==> job 4704: inputs <==
Design archon_top, start of the top module:
module archon_top (
    input wire clk,
    input wire reset,  
    input wire [15:0] external_entropy_in,  
    input wire [7:0] analog_entropy_raw,    
    input wire [1:0] ml_predicted_action,  
    input wire ml_risk_flag_top,           
    input wire manual_lock_top,            
    input wire analog_lock_override,
    input wire analog_flush_override,
    input wire quantum_override_signal,  
    input wire [1:0] mission_profile,          
    input wire override_authentication_valid,  
    input wire [7:0] entropy_threshold_fsm,    
    output wire [3:0] cpu_debug_pc,
    output wire [15:0] cpu_debug_instr,
    output wire cpu_debug_stall,
    output wire cpu_debug_flush,
    output wire cpu_debug_lock,
    output wire [7:0] cpu_debug_fsm_entropy_log,
    output wire [2:0] cpu_debug_fsm_instr_type_log,
    output wire cpu_debug_hazard_flag,
    output wire [1:0] cpu_debug_fsm_state,
    output wire cpu_debug_shock_detected,
    output wire [1:0] cpu_debug_classified_entropy,
    output wire system_enable_fire_pulse  
);
  ...
==> flow/config.mk <==
export PLATFORM = sky130hd
export DESIGN_NAME = archon_top
export DESIGN_NICKNAME = archon_top
export VERILOG_FILES = /design/flow/design.v
export SDC_FILE = /design/flow/constraint.sdc
export NUM_CORES = 4
export LEC_CHECK = 0
export ABC_AREA = 1
export CAP_MARGIN = 15
export CORE_ASPECT_RATIO = 1.13
export CORE_MARGIN = 9
export CORE_UTILIZATION = 51
export MAX_ROUTING_LAYER = met4
export PLACE_DENSITY_LB_ADDON = 0.22
export SLEW_MARGIN = 15
export TNS_END_PERCENT = 95
==> flow/constraint.sdc <==
create_clock -name core_clock -period 17.6 [get_ports {clk}]
set_input_delay 3.5200 -clock core_clock [delete_from_list [all_inputs] [get_ports {clk}]]
set_output_delay 3.5200 -clock core_clock [all_outputs]
set_load 0.01 [all_outputs]
run.sh (not shown) runs the stock make flow with config.mk's settings and CLKGATE_MAP_FILE=.
==> job 1941 (differences from job 4704) <==
Settings changed: CAP_MARGIN 15 to 20, CORE_ASPECT_RATIO 1.13 to default, CORE_MARGIN 9 to 2, CORE_UTILIZATION 51 to 72, MAX_ROUTING_LAYER met4 to default, PLACE_DENSITY_LB_ADDON 0.22 to default, SLEW_MARGIN 15 to 20, TNS_END_PERCENT 95 to default.
==> flow/constraint.sdc (replaced) <==
create_clock -name core_clock -period 23.9 [get_ports {clk}]
set_input_delay 4.7800 -clock core_clock [delete_from_list [all_inputs] [get_ports {clk}]]
set_output_delay 4.7800 -clock core_clock [all_outputs]
set_load 0.01 [all_outputs]
==> job 726 (differences from job 4704) <==
Settings changed: ABC_AREA 1 to default, CAP_MARGIN 15 to 20, CORE_ASPECT_RATIO 1.13 to default, CORE_MARGIN 9 to 2, CORE_UTILIZATION 51 to 66, MAX_ROUTING_LAYER met4 to default, PLACE_DENSITY_LB_ADDON 0.22 to default, SLEW_MARGIN 15 to 20, TNS_END_PERCENT 95 to default.
==> flow/constraint.sdc (replaced) <==
create_clock -name core_clock -period 13.0 [get_ports {clk}]
set_input_delay 2.6000 -clock core_clock [delete_from_list [all_inputs] [get_ports {clk}]]
set_output_delay 2.6000 -clock core_clock [all_outputs]
set_load 0.01 [all_outputs]
==> comparison table <==
quantity	job 1941	job 726	job 4704
Count of inserted tapcells	461	539	667
Result of the run	no timing/DRC/antenna violations	no timing/DRC/antenna violations	no timing/DRC/antenna violations
Count of routing violations after the opening detailed-route iteration	1896	1635	1503
Final cell area excluding filler cells	28400 sq um	30500 sq um	28700 sq um
Via count	22300	21300	21300
Fraction of area in clock buffers and inverters	4.53%	4.68%	4.81%
Growth of design area from synthesis to finish	9.19%	10.1%	10.4%
Final cell count without fillers	3701	3404	3906
Insertion delay to the later sink of the worst-skew pair	0.59 ns	0.58 ns	0.59 ns
Setup Fix Bufs, Post-CTS	0	1	0
Post-synthesis share of cell area spent on full adders, half adders and majority gates	21.0%	19.7%	21.0%
Post-placement cell count	3628	3334	3834
Relative slew slack	29.2%	27.1%	32.5%
Portion of the layout cell area used by non-clock buffers	2.74%	3.87%	2.59%
Share of the core filled with cells in the final layout	79.9%	73.1%	57.3%
FILL cells	2408	3099	4497
Power Combinational	2700 uW	830 uW	3610 uW
Count of nets after finishing	3603	3231	3602
Power dissipated in sequential cells	746 uW	1330 uW	1010 uW
Cell area power density	143 nW/um^2	112 nW/um^2	191 nW/um^2
Switching power	1900 uW	1100 uW	2530 uW
Combinational fraction of the cell area	51.5%	55.6%	51.0%
Cell row count	69	75	87
Via-to-Cell Ratio	6.01	6.27	5.45
CP max stage delay	0.63 ns	0.54 ns	0.71 ns
Power share of the clock group	15.1%	36.4%	16.0%
Peak ir drop on the vdd network	0.665 mV	0.157 mV	0.369 mV

---

==> 04-19 <==
Starting RTL as in the previous note.
==> flow/design.v (excerpt) <==
module archon_top (
    input wire clk,
    input wire reset,  
    input wire [15:0] external_entropy_in,  
    input wire [7:0] analog_entropy_raw,    
    input wire [1:0] ml_predicted_action,  
    input wire ml_risk_flag_top,           
    input wire manual_lock_top,            
    input wire analog_lock_override,
    input wire analog_flush_override,
    input wire quantum_override_signal,  
    input wire [1:0] mission_profile,          
    input wire override_authentication_valid,  
    input wire [7:0] entropy_threshold_fsm,    
    output wire [3:0] cpu_debug_pc,
    output wire [15:0] cpu_debug_instr,
    output wire cpu_debug_stall,
    output wire cpu_debug_flush,
    output wire cpu_debug_lock,
    output wire [7:0] cpu_debug_fsm_entropy_log,
    output wire [2:0] cpu_debug_fsm_instr_type_log,
    output wire cpu_debug_hazard_flag,
    output wire [1:0] cpu_debug_fsm_state,
    output wire cpu_debug_shock_detected,
    output wire [1:0] cpu_debug_classified_entropy,
    output wire system_enable_fire_pulse  
);
export LEC_CHECK = 0
export CAP_MARGIN = 20
export CELL_PAD_IN_SITES_DETAIL_PLACEMENT = 1
export CELL_PAD_IN_SITES_GLOBAL_PLACEMENT = 3
export CORE_ASPECT_RATIO = 0.99
export CORE_MARGIN = 2
export CORE_UTILIZATION = 40
export HOLD_SLACK_MARGIN = 0.03
export SETUP_SLACK_MARGIN = -0.66
export SLEW_MARGIN = 20
create_clock -name core_clock -period 20.0 [get_ports {clk}]
==> 10-17 (differences from 04-19) <==
ABC_AREA = 1   (was unset)
CELL_PAD_IN_SITES_DETAIL_PLACEMENT = 0   (was 1)
CELL_PAD_IN_SITES_GLOBAL_PLACEMENT = unset   (was 3)
CORE_ASPECT_RATIO = unset   (was 0.99)
CORE_UTILIZATION = 32   (was 40)
CTS_CLUSTER_DIAMETER = 146   (was unset)
GPL_TIMING_DRIVEN = 0   (was unset)
HOLD_SLACK_MARGIN = -0.01   (was 0.03)
SETUP_SLACK_MARGIN = unset   (was -0.66)
TNS_END_PERCENT = 80   (was unset)
==> results_slide.txt <==
Synthesis and Place & Route Summary

Critical path
  – WP depth: 22

Yosys
  – # Cells Yosys: around 2.8k

Outcome
  – Status: no timing/DRC/antenna violations

Job
  – Tool warning count: approximately 86

Floorplanning
  – Num tapcells: a little over 900

Cells and area
  – Final instance area: 0.0307 mm^2
[end of results for 04-19]
==> results_slide.txt <==
Synthesis and Place & Route Summary

Job
  – Tool warning count: roughly 80

Floorplanning
  – Num tapcells: ~1.1k

Cells and area
  – Final instance area: 0.0297 mm^2

Yosys
  – # Cells Yosys: 3,155

Outcome
  – Status: no timing/DRC/antenna violations
[end of results for 10-17]
Power and IR drop assume default switching activity.
